==> v11 <==
## top
module top(
    input rst, clk,
    input [11:0] ar, ai, br, bi,
    output [23:0] Pi, Pr
);
Settings: LEC_CHECK=0, ABC_AREA=1, CAP_MARGIN=20, CORE_MARGIN=2, CORE_UTILIZATION=72, CTS_CLUSTER_DIAMETER=46, CTS_CLUSTER_SIZE=72, PLACE_DENSITY_LB_ADDON=0.26, SLEW_MARGIN=20; clock period 5.9 ns.
run.sh (not shown) runs the stock make flow with config.mk's settings and CLKGATE_MAP_FILE=.
==> inputs of v26, as changes to v11 <==
Settings changed: CAP_MARGIN 20 to 40, CTS_CLUSTER_DIAMETER 46 to 391, CTS_CLUSTER_SIZE 72 to 95, PLACE_DENSITY_LB_ADDON 0.26 to default.
==> flow/constraint.sdc (replaced) <==
create_clock -name core_clock -period 2.19 [get_ports {clk}]
set_input_delay 0.4380 -clock core_clock [delete_from_list [all_inputs] [get_ports {clk}]]
set_output_delay 0.4380 -clock core_clock [all_outputs]
set_load 0.01 [all_outputs]
==> notes <==
v26 died in 4_1_cts (DPL-0038). v11 finished with setup timing left. In synthesized cell count, v26 and v11 do not differ. Die area is the same in v11 and v26. Area after synthesis is the same in v11 and v26.

========
==> inputs of run a <==
==> flow/design.v <==
module control_unit(
    input clk, rst,
    output reg a_sel, b_sel, PP1_CE, PP2_CE, add, PR_CE, PI_CE
);
    parameter S1 = 3'b001,
              S2 = 3'b010,
              S3 = 3'b011,
              S4 = 3'b100,
              S5 = 3'b101;
    reg [2:0] state, next;
    always @(posedge clk or posedge rst) begin
        if (rst)
            state <= S1;
        else
            state <= next;
    end
    always @(*) begin
        next = S1;
        PP1_CE = 0;
        PP2_CE = 0;
        add = 0;
        PR_CE = 0;
        PI_CE = 0;
        a_sel = 0;
        b_sel = 0;
        case (state) 
            S1: begin
					if(!rst)
                next = S2;
                PP1_CE = 1;
            end
            S2: begin
                next = S3;
                a_sel = 1;
                b_sel = 1;					 
                PP2_CE = 1;
            end
            S3: begin
                next = S4;
                b_sel = 1;
                PP1_CE = 1;					
                add = 1;
                PR_CE = 1;
            end
            S4: begin
                next = S5;
                a_sel = 1;
                PP2_CE = 1;
            end
            S5: begin
                next = S1;
                PI_CE = 1;
            end
        endcase
    end
endmodule
module datapath(
    input clk, rst,
    input a_sel, b_sel, PP1_CE, PP2_CE, add, PR_CE, PI_CE,
    input [11:0] ar, ai, br, bi,
    output reg [23:0] Pr, Pi
);
    wire [11:0] a_mux, b_mux;
    reg [23:0] PP1, PP2, PPs;
    wire [23:0] pro;
    assign a_mux = a_sel ? ai : ar;
    assign b_mux = b_sel ? bi : br;
    assign pro = a_mux * b_mux;  
    always @(posedge clk or posedge rst) begin
        if (rst) begin
            PP1 <= 0;
            PP2 <= 0;
        end else begin
            if (PP1_CE) 
                PP1 <= pro;
            if (PP2_CE) 
                PP2 <= pro;
        end
    end
    always @(*) begin
        if (!add)
            PPs = PP1 + PP2;
        else
            PPs = PP1 - PP2;
    end
    always @(posedge clk or posedge rst) begin
        if (rst) begin
            Pr <= 0;
            Pi <= 0;
        end else begin
            if (PR_CE) 
                Pr <= PPs;
            if (PI_CE) 
                Pi <= PPs;
        end
    end
endmodule
module top(
    input rst, clk,
    input [11:0] ar, ai, br, bi,
    output [23:0] Pi, Pr
);
    wire PP1_CE, PP2_CE, a_sel, b_sel, add, PI_CE, PR_CE;
    control_unit uut1(
        .clk(clk),
        .rst(rst),
        .a_sel(a_sel),
        .b_sel(b_sel),
        .PP1_CE(PP1_CE),
        .PP2_CE(PP2_CE),
        .add(add),
        .PR_CE(PR_CE),
        .PI_CE(PI_CE)
    );
    datapath uut2(
        .clk(clk),
        .rst(rst),
        .a_sel(a_sel),
        .b_sel(b_sel),
        .PP1_CE(PP1_CE),
        .PP2_CE(PP2_CE),
        .add(add),
        .PR_CE(PR_CE),
        .PI_CE(PI_CE),
        .ar(ar),
        .ai(ai),
        .br(br),
        .bi(bi),
        .Pr(Pr),
        .Pi(Pi)
    );
endmodule
==> flow/run.sh <==
#!/bin/bash
# the make line also repeats each setting of config.mk as NAME=value (left out here)
make -C /OpenROAD-flow-scripts/flow DESIGN_CONFIG=/design/flow/config.mk WORK_HOME=/design/flow/orfs CLKGATE_MAP_FILE= finish
==> flow/config.mk <==
export PLATFORM = sky130hd
export DESIGN_NAME = top
export DESIGN_NICKNAME = top
export VERILOG_FILES = /design/flow/design.v
export SDC_FILE = /design/flow/constraint.sdc
export NUM_CORES = 4
export LEC_CHECK = 0
export ABC_AREA = 1
export CAP_MARGIN = 20
export CORE_MARGIN = 2
export CORE_UTILIZATION = 69
export CTS_CLUSTER_DIAMETER = 336
export CTS_CLUSTER_SIZE = 96
export PLACE_DENSITY = 0.37
export SLEW_MARGIN = 20
==> flow/constraint.sdc <==
create_clock -name core_clock -period 3.86 [get_ports {clk}]
set_input_delay 0.7720 -clock core_clock [delete_from_list [all_inputs] [get_ports {clk}]]
set_output_delay 0.7720 -clock core_clock [all_outputs]
set_load 0.01 [all_outputs]
==> run b (differences from run a) <==
- ABC_AREA: 1 -> default
- CORE_UTILIZATION: 69 -> 17
- CTS_CLUSTER_DIAMETER: 336 -> default
- CTS_CLUSTER_SIZE: 96 -> default
- PLACE_DENSITY: 0.37 -> default
==> flow/constraint.sdc (replaced) <==
create_clock -name core_clock -period 7.64 [get_ports {clk}]
set_input_delay 1.5280 -clock core_clock [delete_from_list [all_inputs] [get_ports {clk}]]
set_output_delay 1.5280 -clock core_clock [all_outputs]
set_load 0.01 [all_outputs]
==> run c (differences from run a) <==
- ABC_AREA: 1 -> default
- CORE_UTILIZATION: 69 -> 63
- CTS_CLUSTER_DIAMETER: 336 -> 270
- CTS_CLUSTER_SIZE: 96 -> 98
- PLACE_DENSITY: 0.37 -> default
==> flow/constraint.sdc (replaced) <==
create_clock -name core_clock -period 7.0 [get_ports {clk}]
set_input_delay 1.4000 -clock core_clock [delete_from_list [all_inputs] [get_ports {clk}]]
set_output_delay 1.4000 -clock core_clock [all_outputs]
set_load 0.01 [all_outputs]
==> Slide: Implementation Results <==
Run Summary

Floorplanning
  – # rows: 47
  – Width of the chip: roughly 130 um
  – Height of the die: 134 um

Synth
  – Syn Std Cell Area: roughly 0.011 mm2
  – Distinct lib cells used: 58
  – Syn nets: around 1500
  – Area fraction in and, or, nand and nor cells: 0.169
  – Syn_area_per_cell: about 8.7 um2
  – Gate count of the mapped netlist: 1213

Clock network
  – CTS resizes: 0

Placed design
  – Placed Area: 0.0121 mm2
  – Post-Place Cells: 1543
  – DP Wirelength: about 23 mm

Status
  – Status: no timing/DRC/antenna violations

GRT
  – Met1 usage: 0.392
  – Grt ovf: 0
That was run c.
==> Slide: Implementation Results <==
Key Metrics from the Run

Floorplanning
  – Width of the chip: roughly 130 um

Synth
  – Distinct lib cells used: between 40 and 50
  – Syn nets: ~1800
  – Yosys aoi share: 0.0610
  – Gate count of the mapped netlist: roughly 1600
  – Top logic family: simple AND/OR/NAND/NOR gates
  – Area fraction in and, or, nand and nor cells: 0.292
  – Syn Std Cell Area: about 0.011 mm2

Clock network
  – CTS resizes: 178
  – # Post-CTS Setup Buffers: ~40

Placed design
  – DP Wirelength: approximately 27 mm
  – Place WS: -1.89 ns
  – Post-Place Cells: between 1500 and 2000
  – Placed Area: 0.0135 mm2

GRT
  – Met2 Use GR: 1.04
  – Met1 usage: 0.799
  – Grt ovf: ~450

Status
  – Stopped at: 5_1_grt
  – Status: aborted with a tool error
  – Stop err: [ERROR GRT-0232] Routing congestion too high. Check the congestion heatmap in the GUI.
That was run a.
==> Slide: Implementation Results <==
Run Summary

Placed design
  – Placed Area: 0.0126 mm2
  – Post-Place Cells: 2126

Synth
  – Gate count of the mapped netlist: approximately 1200
  – Distinct lib cells used: ~58
  – Syn Std Cell Area: around 0.011 mm2
  – Syn nets: 1450
  – Syn_area_per_cell: ~8.7 um2

Floorplanning
  – Height of the die: approximately 250 um
  – # rows: around 91
  – Width of the chip: about 250 um

GRT
  – Grt ovf: 0
  – Met1 usage: 0.142

Clock network
  – CTS resizes: 0

Status
  – Status: no timing/DRC/antenna violations
That was run b.
